==> v35: inputs <==
==> flow/design.v (excerpt) <==
module cpu_8bit (
    input wire clk,
    input wire reset,
    input wire [7:0] data_in,
    output wire [7:0] data_out,
    output wire [7:0] address,
    output wire mem_write
);
    wire [7:0] instruction;
    wire [3:0] opcode;
    wire [3:0] operand;
    wire [7:0] alu_result;
    wire zero_flag;
    wire carry_flag;
    wire pc_inc;
    wire pc_load;
    wire ir_load;
    wire acc_load;
    wire mar_load;
    wire mdr_load;
    wire addr_sel;
    control_unit ctrl (
        .clk(clk),
        .reset(reset),
        .opcode(opcode),
        .zero_flag(zero_flag),
        .carry_flag(carry_flag),
        .pc_inc(pc_inc),
        .pc_load(pc_load),
        .ir_load(ir_load),
        .acc_load(acc_load),
        .mar_load(mar_load),
        .mdr_load(mdr_load),
        .addr_sel(addr_sel),
        .mem_write(mem_write)
    );
    datapath dp (
        .clk(clk),
        .reset(reset),
        .data_in(data_in),
        .pc_inc(pc_inc),
        .pc_load(pc_load),
        .ir_load(ir_load),
        .acc_load(acc_load),
        .mar_load(mar_load),
        .mdr_load(mdr_load),
        .addr_sel(addr_sel),
        .instruction(instruction),
        .opcode(opcode),
        .operand(operand),
        .alu_result(alu_result),
        .zero_flag(zero_flag),
        .carry_flag(carry_flag),
        .data_out(data_out),
        .address(address)
    );
endmodule
clock: 2.02 ns
lec_check: 0
abc_area: 1
cap_margin: 20
core_margin: 2
core_utilization: 66
cts_cluster_size: 32
setup_slack_margin: -0.17
slew_margin: 20
run.sh (not shown) runs the stock make flow with config.mk's settings and CLKGATE_MAP_FILE=.
==> inputs of v10, as changes to v35 <==
--- a/flow/config.mk
+++ b/flow/config.mk
@@ -7,8 +7,8 @@
 export LEC_CHECK = 0
 export ABC_AREA = 1
-export CAP_MARGIN = 20
+export CAP_MARGIN = 15
 export CORE_MARGIN = 2
-export CORE_UTILIZATION = 66
-export CTS_CLUSTER_SIZE = 32
-export SETUP_SLACK_MARGIN = -0.17
+export CORE_UTILIZATION = 72
+export CTS_CLUSTER_DIAMETER = 393
 export SLEW_MARGIN = 20
+export TNS_END_PERCENT = 10
==> flow/constraint.sdc (replaced) <==
create_clock -name core_clock -period 2.07 [get_ports {clk}]
set_input_delay 0.4140 -clock core_clock [delete_from_list [all_inputs] [get_ports {clk}]]
set_output_delay 0.4140 -clock core_clock [all_outputs]
set_load 0.01 [all_outputs]
==> inputs of v8, as changes to v35 <==
--- a/flow/config.mk
+++ b/flow/config.mk
@@ -7,8 +7,7 @@
 export LEC_CHECK = 0
 export ABC_AREA = 1
-export CAP_MARGIN = 20
+export CAP_MARGIN = 0
 export CORE_MARGIN = 2
-export CORE_UTILIZATION = 66
-export CTS_CLUSTER_SIZE = 32
-export SETUP_SLACK_MARGIN = -0.17
+export CORE_UTILIZATION = 72
+export PLACE_DENSITY = 0.65
 export SLEW_MARGIN = 20
==> flow/constraint.sdc (replaced) <==
create_clock -name core_clock -period 2.71 [get_ports {clk}]
set_input_delay 0.5420 -clock core_clock [delete_from_list [all_inputs] [get_ports {clk}]]
set_output_delay 0.5420 -clock core_clock [all_outputs]
set_load 0.01 [all_outputs]
==> comparison table <==
| metric | v8 | v35 | v10 |
|---|---|---|---|
| Global-route met3 utilization | 5.62% | 12.5% | - |
| Final ANT Viol Nets | 0 | 0 | - |
| Tightest Pin Transition | 735 ps | 524 ps | - |
| Final worst path period share | 102% | 118% | - |
| Post-detailed-placement half-perimeter wirelength | 5.35 mm | 5.89 mm | 6.76 mm |
| Core ar. | 3690 um^2 | 4030 um^2 | 3690 um^2 |
| Signal buf overhead | 11.3% | 15.2% | - |
| CP peak stage delay | 510 ps | 410 ps | - |
| Outcome | failed layout checks | failed layout checks | stopped before the end |
| Stage where the flow stopped | - | - | clock tree synthesis (4_1_cts) |
| Reasons for failing layout checks | negative setup slack | negative setup slack | - |
| CTS tree | built | built | - |
| Diode insertion count for antenna repair | 0 | 0 | - |
| Switch Pwr | 2000 uW | 3140 uW | - |
| Die Wd | 66.1 um | 68.8 um | 66.1 um |
| Power in sequential cells | 1140 uW | 1500 uW | - |
| Number of clock buffers in the layout | 5 | 5 | - |
| Combinational gate power | 2460 uW | 4030 uW | - |
| Post-Route M1 WL | 2.95 mm | 3.63 mm | - |
| Via total after detailed routing | 3114 | 3435 | - |
| Global-route usage over all layers | 36.0% | 43.3% | - |
| # DRC | 0 | 0 | - |

==> build 66: inputs <==
==> flow/design.v <==
module control_unit (
    input wire clk,
    input wire reset,
    input wire [3:0] opcode,
    input wire zero_flag,
    input wire carry_flag,
    output reg pc_inc,
    output reg pc_load,
    output reg ir_load,
    output reg acc_load,
    output reg mar_load,
    output reg mdr_load,
    output reg addr_sel,
    output reg mem_write
);
    localparam [2:0] 
        FETCH     = 3'b000,
        DECODE    = 3'b001,
        EXECUTE   = 3'b010,
        MEM_READ  = 3'b011,
        MEM_WRITE = 3'b100;
    reg [2:0] current_state, next_state;
    always @(posedge clk or posedge reset) begin
        if (reset)
            current_state <= FETCH;
        else
            current_state <= next_state;
    end
    always @(*) begin
        next_state = current_state;  
        case (current_state)
            FETCH: next_state = DECODE;
            DECODE: next_state = EXECUTE;
            EXECUTE: begin
                case (opcode)
                    4'b0001, 4'b0010, 4'b0011: next_state = MEM_READ;  
                    4'b0100: next_state = MEM_READ;   
                    4'b0101: next_state = MEM_WRITE;  
                    4'b1001: next_state = FETCH;      
                    4'b1010: next_state = FETCH;      
                    4'b1011: next_state = FETCH;      
                    default: next_state = FETCH;
                endcase
            end
            MEM_READ: next_state = FETCH;
            MEM_WRITE: next_state = FETCH;
            default: next_state = FETCH;
        endcase
    end
always @(*) begin
    pc_inc = 1'b0;
    pc_load = 1'b0;
    ir_load = 1'b0;
    acc_load = 1'b0;
    mar_load = 1'b0;
    mdr_load = 1'b0;
    addr_sel = 1'b0;
    mem_write = 1'b0;
    case (current_state)
        FETCH: begin
            pc_inc = 1'b1;
            ir_load = 1'b1;
        end
        DECODE: begin
            mar_load = 1'b1;
        end
        EXECUTE: begin
            case (opcode)
                4'b0101: begin   
                    mdr_load = 1'b1;
                end
                4'b0110: begin   
                    acc_load = 1'b1;
                end
                4'b0111: begin   
                    acc_load = 1'b1;
                end
                4'b1000: begin   
                    acc_load = 1'b1;
                end
                4'b1001: begin   
                    pc_load = 1'b1;
                end
                4'b1010: begin   
                    pc_load = zero_flag;
                end
                4'b1011: begin   
                    pc_load = carry_flag;
                end
                default: begin   
                end
            endcase
        end
        MEM_READ: begin   
            addr_sel = 1'b1;
            acc_load = 1'b1;
        end
        MEM_WRITE: begin
            addr_sel = 1'b1;
            mem_write = 1'b1;
        end
    endcase
end
endmodule
module datapath (
    input wire clk,
    input wire reset,
    input wire [7:0] data_in,
    input wire pc_inc,
    input wire pc_load,
    input wire ir_load,
    input wire acc_load,
    input wire mar_load,
    input wire mdr_load,
    input wire addr_sel,
    output reg [7:0] instruction,
    output reg [3:0] opcode,
    output reg [3:0] operand,
    output reg [7:0] alu_result,
    output reg zero_flag,
    output reg carry_flag,
    output reg [7:0] data_out,
    output reg [7:0] address
);
    reg [7:0] pc;         
    reg [7:0] acc;        
    reg [7:0] mar;        
    reg [7:0] mdr;        
    reg       carry;      
    reg [8:0] alu_temp;   
    always @(posedge clk or posedge reset) begin
        if (reset)
            instruction <= 8'b0;
        else if (ir_load)
            instruction <= data_in;
    end
    always @(*) begin
        opcode = instruction[7:4];
        operand = instruction[3:0];
    end
    always @(posedge clk or posedge reset) begin
        if (reset)
            pc <= 8'b0;
        else if (pc_load)
            pc <= {4'b0, operand};   
        else if (pc_inc)
            pc <= pc + 1;            
    end
    always @(posedge clk or posedge reset) begin
        if (reset) begin
            acc <= 8'b0;
            carry <= 1'b0;
        end else if (acc_load) begin
            acc <= alu_result;
            carry <= alu_temp[8];
        end
    end
    always @(posedge clk or posedge reset) begin
        if (reset)
            mar <= 8'b0;
        else if (mar_load)
            mar <= {4'b0, operand};  
    end
    always @(posedge clk or posedge reset) begin
        if (reset)
            mdr <= 8'b0;
        else if (mdr_load)
            mdr <= acc;  
    end
    always @(*) begin
        alu_temp = 9'b0;
        case (opcode)
            4'b0001: alu_temp = {1'b0, acc} + {1'b0, data_in};  
            4'b0010: alu_temp = {1'b0, acc} - {1'b0, data_in};  
            4'b0011: alu_temp = acc & data_in;                  
            4'b0100: alu_temp = data_in;                        
            4'b0110: alu_temp = ~{1'b0, acc};                   
            4'b0111: alu_temp = {acc, 1'b0};                    
            4'b1000: alu_temp = {1'b0, acc[7:1]};               
            default: alu_temp = {1'b0, acc};
        endcase
        alu_result = alu_temp[7:0];
        carry_flag = carry;
        zero_flag = (acc == 8'b0);
    end
    always @(*) begin
        data_out = mdr;
        address = (addr_sel) ? mar : pc;
    end
endmodule
module cpu_8bit (
    input wire clk,
    input wire reset,
    input wire [7:0] data_in,
    output wire [7:0] data_out,
    output wire [7:0] address,
    output wire mem_write
);
    wire [7:0] instruction;
    wire [3:0] opcode;
    wire [3:0] operand;
    wire [7:0] alu_result;
    wire zero_flag;
    wire carry_flag;
    wire pc_inc;
    wire pc_load;
    wire ir_load;
    wire acc_load;
    wire mar_load;
    wire mdr_load;
    wire addr_sel;
    control_unit ctrl (
        .clk(clk),
        .reset(reset),
        .opcode(opcode),
        .zero_flag(zero_flag),
        .carry_flag(carry_flag),
        .pc_inc(pc_inc),
        .pc_load(pc_load),
        .ir_load(ir_load),
        .acc_load(acc_load),
        .mar_load(mar_load),
        .mdr_load(mdr_load),
        .addr_sel(addr_sel),
        .mem_write(mem_write)
    );
    datapath dp (
        .clk(clk),
        .reset(reset),
        .data_in(data_in),
        .pc_inc(pc_inc),
        .pc_load(pc_load),
        .ir_load(ir_load),
        .acc_load(acc_load),
        .mar_load(mar_load),
        .mdr_load(mdr_load),
        .addr_sel(addr_sel),
        .instruction(instruction),
        .opcode(opcode),
        .operand(operand),
        .alu_result(alu_result),
        .zero_flag(zero_flag),
        .carry_flag(carry_flag),
        .data_out(data_out),
        .address(address)
    );
endmodule
==> flow/run.sh <==
#!/bin/bash
# the make line also repeats each setting of config.mk as NAME=value (left out here)
make -C /OpenROAD-flow-scripts/flow DESIGN_CONFIG=/design/flow/config.mk WORK_HOME=/design/flow/orfs CLKGATE_MAP_FILE= finish
==> flow/config.mk <==
export PLATFORM = sky130hd
export DESIGN_NAME = cpu_8bit
export DESIGN_NICKNAME = cpu_8bit
export VERILOG_FILES = /design/flow/design.v
export SDC_FILE = /design/flow/constraint.sdc
export NUM_CORES = 4
export LEC_CHECK = 0
export ABC_AREA = 0
export CAP_MARGIN = 10
export CELL_PAD_IN_SITES_DETAIL_PLACEMENT = 2
export CELL_PAD_IN_SITES_GLOBAL_PLACEMENT = 3
export CORE_ASPECT_RATIO = 0.67
export CORE_MARGIN = 4
export CORE_UTILIZATION = 63
export CTS_CLUSTER_SIZE = 73
export GPL_TIMING_DRIVEN = 0
export MAX_ROUTING_LAYER = met4
export MIN_ROUTING_LAYER = met2
export SETUP_SLACK_MARGIN = -0.36
export SLEW_MARGIN = 15
==> flow/constraint.sdc <==
create_clock -name core_clock -period 4.0 [get_ports {clk}]
set_input_delay 0.8000 -clock core_clock [delete_from_list [all_inputs] [get_ports {clk}]]
set_output_delay 0.8000 -clock core_clock [all_outputs]
set_load 0.01 [all_outputs]
==> trial 2 (differences from build 66) <==
- ABC_AREA: 0 -> unset
- CAP_MARGIN: 10 -> 20
- CELL_PAD_IN_SITES_DETAIL_PLACEMENT: 2 -> unset
- CELL_PAD_IN_SITES_GLOBAL_PLACEMENT: 3 -> unset
- CORE_ASPECT_RATIO: 0.67 -> unset
- CORE_MARGIN: 4 -> 2
- CORE_UTILIZATION: 63 -> 40
- CTS_CLUSTER_SIZE: 73 -> unset
- GPL_TIMING_DRIVEN: 0 -> unset
- MAX_ROUTING_LAYER: met4 -> unset
- MIN_ROUTING_LAYER: met2 -> unset
- SETUP_SLACK_MARGIN: -0.36 -> unset
- SLEW_MARGIN: 15 -> 20
==> build 25 (differences from build 66) <==
- ABC_AREA: 0 -> 1
- CORE_UTILIZATION: 63 -> 70
- CTS_CLUSTER_DIAMETER: unset -> 396
- SETUP_SLACK_MARGIN: -0.36 -> -0.11
- SLEW_MARGIN: 15 -> 25
- TNS_END_PERCENT: unset -> 15
==> trial 1 (differences from build 66) <==
- ABC_AREA: 0 -> 1
- CELL_PAD_IN_SITES_DETAIL_PLACEMENT: 2 -> unset
- CELL_PAD_IN_SITES_GLOBAL_PLACEMENT: 3 -> unset
- MIN_ROUTING_LAYER: met2 -> unset
- SETUP_SLACK_MARGIN: -0.36 -> unset
- SLEW_MARGIN: 15 -> 20
==> qor summary <==
                                                                      trial 1                      build 25                  trial 2                      build 66
Result of the run                                     complete, no violations                did not finish  complete, no violations                did not finish
Failing step                                                                -  global placement without I/O                        -  global placement without I/O
Largest contributor to cell area by class                         logic gates                             -              logic gates                             -
Number of levels the H-tree was split into                                  2                             -                        2                             -
Pre-antenna DRT Iters                                                       5                             -                        5                             -
Cell leakage power                                                    1.69 nW                             -                  1.40 nW                             -
CP arrival                                                            3580 ps                             -                  2410 ps                             -
Layout clock buffers                                                        7                             -                        6                             -
Area fraction in mux cells                                              1.22%                         1.22%                    10.1%                         10.1%
OpenROAD warning count                                                     29                             -                       27                             -
Worst R2R Setup Slack                                                 1230 ps                             -                  1180 ps                             -
Startpoint class of the critical path                              input port                             -                     flop                             -
Postcts setup bufs                                                          0                             -                        0                             -
Overall track demand over capacity in global routing                    28.5%                             -                    19.9%                             -
Origin of the worst setup path                                     data_in[0]                             -    ctrl.current_state[0]                             -
DRT met1 WL                                                           3.33 mm                             -                  3.41 mm                             -
Synthesized instance count                                                397                           397                      299                           299

==> job 8089 <==
// cpu_8bit: RTL as listed in full above, without the edits since
==> flow/config.mk <==
export PLATFORM = sky130hd
export DESIGN_NAME = cpu_8bit
export DESIGN_NICKNAME = cpu_8bit
export VERILOG_FILES = /design/flow/design.v
export SDC_FILE = /design/flow/constraint.sdc
export NUM_CORES = 4
export LEC_CHECK = 0
export CAP_MARGIN = 20
export CORE_MARGIN = 2
export CORE_UTILIZATION = 40
export SLEW_MARGIN = 20
==> flow/constraint.sdc <==
create_clock -name core_clock -period 3.24 [get_ports {clk}]
set_input_delay 0.6480 -clock core_clock [delete_from_list [all_inputs] [get_ports {clk}]]
set_output_delay 0.6480 -clock core_clock [all_outputs]
set_load 0.01 [all_outputs]
==> job 7517: changes against job 8089 <==
- CORE_MARGIN: 2 -> 5
- CORE_UTILIZATION: 40 -> 52
- CTS_CLUSTER_DIAMETER: default -> 216
- CTS_CLUSTER_SIZE: default -> 100
- TNS_END_PERCENT: default -> 15
==> flow/constraint.sdc (replaced) <==
create_clock -name core_clock -period 4.0 [get_ports {clk}]
set_input_delay 0.8000 -clock core_clock [delete_from_list [all_inputs] [get_ports {clk}]]
set_output_delay 0.8000 -clock core_clock [all_outputs]
set_load 0.01 [all_outputs]
==> job 294: changes against job 8089 <==
- CORE_UTILIZATION: 40 -> 72
- GPL_ROUTABILITY_DRIVEN: default -> 0
- PLACE_DENSITY_LB_ADDON: default -> 0.0
==> flow/constraint.sdc (replaced) <==
create_clock -name core_clock -period 3.33 [get_ports {clk}]
set_input_delay 0.6660 -clock core_clock [delete_from_list [all_inputs] [get_ports {clk}]]
set_output_delay 0.6660 -clock core_clock [all_outputs]
set_load 0.01 [all_outputs]
==> out/results.tsv <==
metric	value	unit
Clock buf/inv share	0.02442	
Worst path depth	5	
Clk. pwr	0.330	mW
nature of the critical path startpoint	register	
Avg Vias per Cell	5.507	
outcome	no timing/DRC/antenna violations	
Power Density	965.3	mW/mm2
floorplan utilization	0.4162	
Final #Nets	354	
internal power	1.761	mW
min-delay src	dp.mdr[3]	
[end of results for job 8089]
==> out/results.tsv <==
metric	value	unit
outcome	no timing/DRC/antenna violations	
min-delay src	dp.mdr[0]	
Avg Vias per Cell	5.894	
nature of the critical path startpoint	register	
floorplan utilization	0.5256	
Worst path depth	4	
Final #Nets	347	
[end of results for job 7517]
==> out/results.tsv <==
metric	value	unit
Worst path depth	10	
Power Density	993.0	mW/mm2
Clock buf/inv share	0.03683	
nature of the critical path startpoint	input port	
vias after detailed routing	2531	
Final #Nets	352	
die height	67.02	um
outcome	no timing/DRC/antenna violations	
min-delay src	dp.mdr[0]	
floorplan utilization	0.7637	
Clk. pwr	0.425	mW
[end of results for job 294]
Power is estimated from default activity; no workload was simulated.
